## build 34
// cmplx_mult
module cmplx_mult(
input logic clk,
input logic [10-1:0] switches,
output logic [8-1:0] LED,
output logic [6:0] HEX0,
output logic [6:0] HEX1,
output logic [6:0] HEX2,
output logic [6:0] HEX3,
output logic [6:0] HEX4,
output logic [6:0] HEX5,
output logic [6:0] HEX6,
output logic [6:0] HEX7);
logic [8-1:0] re_a, im_a, re_q, im_q;
logic [8-1:0] re_res, im_res;
logic [10-1:0] SW;
always_comb
	SW[$high(SW)-2:$low(SW)] = switches[$high(switches)-2:$low(switches)];
debounce #(.COUNT(1000)) db0
(
	.clk(clk),
	.signal_in(switches[$high(switches)]),
	.signal_out(SW[$high(SW)])
);
debounce #(.COUNT(1000)) db1
(
	.clk(clk),
	.signal_in(switches[$high(switches)-1]),
	.signal_out(SW[$high(SW)-1])
);
sm sm0 (.*);
logic signed [(2*8 -1)-1:0] re_x, im_x, re_y, im_y;
logic signed [2*(2*8 -1)-1:0] re_z, im_z;
localparam INPUT_SHIFT = (2*8 -1) - 8;
localparam OUTPUT_LOW = 2*INPUT_SHIFT -1;
localparam OUTPUT_HIGH = OUTPUT_LOW + 8 -1;
always_comb
begin
	re_x = $signed(re_a);
	im_x = $signed(im_a);
	re_y = $signed(re_q) << INPUT_SHIFT;
	im_y = $signed(im_q) << INPUT_SHIFT;
	re_res = re_z[OUTPUT_HIGH : OUTPUT_LOW];
	im_res = im_z[OUTPUT_HIGH : OUTPUT_LOW];
end
mult mult0
(.*);
logic [3:0][6:0] sw_hex;
always_comb
begin
	HEX0 = ~ sw_hex[0];  
	HEX1 = ~ sw_hex[1];  
	HEX2 = ~ sw_hex[2];  
	HEX3 = ~ sw_hex[3];  
end
bin_to_bcd sw_disp
(
	.in(SW[7:0]),
	.disp(sw_hex)
);
logic [3:0][6:0] led_hex;
always_comb
begin
	HEX4 = ~ led_hex[0];  
	HEX5 = ~ led_hex[1];  
	HEX6 = ~ led_hex[2];  
	HEX7 = ~ led_hex[3];  
end
bin_to_bcd led_disp
(
	.in(LED),
	.disp(led_hex)
);
endmodule
Settings: LEC_CHECK=0, ABC_AREA=1, CAP_MARGIN=20, CORE_MARGIN=2, CORE_UTILIZATION=65, CTS_CLUSTER_DIAMETER=331, CTS_CLUSTER_SIZE=100, PLACE_DENSITY=0.35, SLEW_MARGIN=20, TNS_END_PERCENT=10; clock period 10.5 ns.
run.sh (not shown) runs the stock make flow with config.mk's settings and CLKGATE_MAP_FILE=.
Build 34 finished all stages; layout check result: FAIL, due to setup timing.
Edits applied to the flow inputs when going from build 34 to build 65:
- removing ABC_AREA (formerly 1)
- removing TNS_END_PERCENT (formerly 10)
- removing CTS_CLUSTER_DIAMETER (formerly 331)
- changing PLACE_DENSITY from 0.35 to 0.6
- changing CORE_UTILIZATION from 65 to 72
- changing the clock period (ns, I/O delays scaled along) from 10.5 to 10.0
--- outcome ---
Build 65 never completed, since it errored out during clock tree synthesis.
Build 65 vs build 34: synthesized area down by a few percent
Final weighted congestion in routability-driven placement of build 65 exceeds that of build 34 slightly.
Summary of the comparison: number of cells produced by synthesis is lower in build 65, relative to build 34.
Build 34 → build 65: area fraction in compound gates after synthesis increased 5.1 points.
What build 39 does differently from build 65 at the input level:
- CORE_UTILIZATION: 72 -> 14
- CTS_CLUSTER_SIZE: 100 -> unset
- the clock period (ns, I/O delays scaled along): 10.0 -> 28.5
[summary]
Build 39 was carried through to the last stage, and its layout satisfied the timing, DRC and antenna checks.
Looking at floorplan-stage core utilization, build 39 sits 59 points lower than build 65 does.
Sort build 65 and build 39 by detailed placement HPWL, descending, and build 65 comes first.
For global placer's final weighted congestion, dividing the value from build 65 by the value from build 39 gives 1.17.


willow:
cmplx_mult again, from the RTL that the note above started with.
export LEC_CHECK = 0
export ABC_AREA = 1
export CAP_MARGIN = 15
export CELL_PAD_IN_SITES_DETAIL_PLACEMENT = 1
export CELL_PAD_IN_SITES_GLOBAL_PLACEMENT = 1
export CORE_ASPECT_RATIO = 1.36
export CORE_MARGIN = 5
export CORE_UTILIZATION = 53
export GPL_TIMING_DRIVEN = 1
export HOLD_SLACK_MARGIN = 0.21
export MAX_ROUTING_LAYER = met5
export MIN_ROUTING_LAYER = met2
export PLACE_DENSITY = 0.6
export SETUP_SLACK_MARGIN = -1.01
export SLEW_MARGIN = 5
create_clock -name core_clock -period 10.9 [get_ports {clk}]
willow: DPL-0033 in 4_1_cts -> run aborted
Relative to willow, the following input files were edited for cedar:
Settings: removing HOLD_SLACK_MARGIN (formerly 0.21); removing CORE_ASPECT_RATIO (formerly 1.36); removing SETUP_SLACK_MARGIN (formerly -1.01); changing SLEW_MARGIN from 5 to 20; removing MIN_ROUTING_LAYER (formerly met2).
## What came out
On die span in y: between willow and cedar, it ends up lower for cedar. willow -> cedar: post-synthesis instance total flat. cedar: cell row count lower than willow. Post-synthesis share of cell area spent on and-or and or-and gates: cedar vs willow identical. willow → cedar: core region area now smaller, synthesized flop and latch total now sits at about the same level, floorplan die width went up about 16%. Status: area after synthesis parity (willow, cedar). cedar did not finish: a tool error stopped it during 3_5_place_dp.
--- input diff cedar..harbor ---
Settings: a change of CAP_MARGIN from 15 to 20; a deleted MAX_ROUTING_LAYER that had been met5; a deleted CELL_PAD_IN_SITES_GLOBAL_PLACEMENT that had been 1; a deleted GPL_TIMING_DRIVEN that had been 1; a change of CORE_UTILIZATION from 53 to 56; a deleted PLACE_DENSITY that had been 0.6; a deleted CELL_PAD_IN_SITES_DETAIL_PLACEMENT that had been 1; a change of CORE_MARGIN from 5 to 2; a deleted ABC_AREA that had been 1; a change of the clock period (ns, I/O delays scaled along) from 10.9 to 10.5.
Findings:
Looking at area after synthesis, harbor sits about 5% lower than cedar does. The horizontal die dimension reported for harbor is smaller than that of cedar by 15 um. Comparing harbor and cedar, the higher yosys stat cell total was measured on cedar. harbor completed end to end; final checks failed (negative setup slack). cedar has higher synthesized cell count than harbor. Comparing harbor and cedar, the higher fraction of the mapped netlist area in adder cells was measured on harbor. Xor/xnor share of the synthesized area ends up higher on harbor. When harbor is set beside cedar, its Yosys chip area turns out to be about 5% smaller. | vertical die dimension | higher: cedar |.
--- input diff harbor..xenon ---
Settings: ABC_AREA now 1, previously not set; CORE_UTILIZATION now 65, was 56; HOLD_SLACK_MARGIN now 0.29, previously not set; PLACE_DENSITY now 0.6, previously not set; the clock period (ns, I/O delays scaled along) now 12.6, was 10.5.
### Flow results
Of xenon and harbor, not a single run came through the flow clean. Every stage of harbor finished as expected; the final checks, on the other hand, flagged negative setup slack, which means the layout fails. The layout from xenon, despite a flow that completed every stage, fails the layout checks, with the failing checks listed as negative setup slack. In the final reports, the cell area of xenon is smaller than that of harbor. xenon vs. harbor: total wire length after detailed routing went up by about 13%. xenon ends up with a aggregate global-route resource usage that is 6.2 points higher than in harbor. harbor vs xenon, source of the critical timing path: sm0.im_q[4] vs sm0.re_q[7].
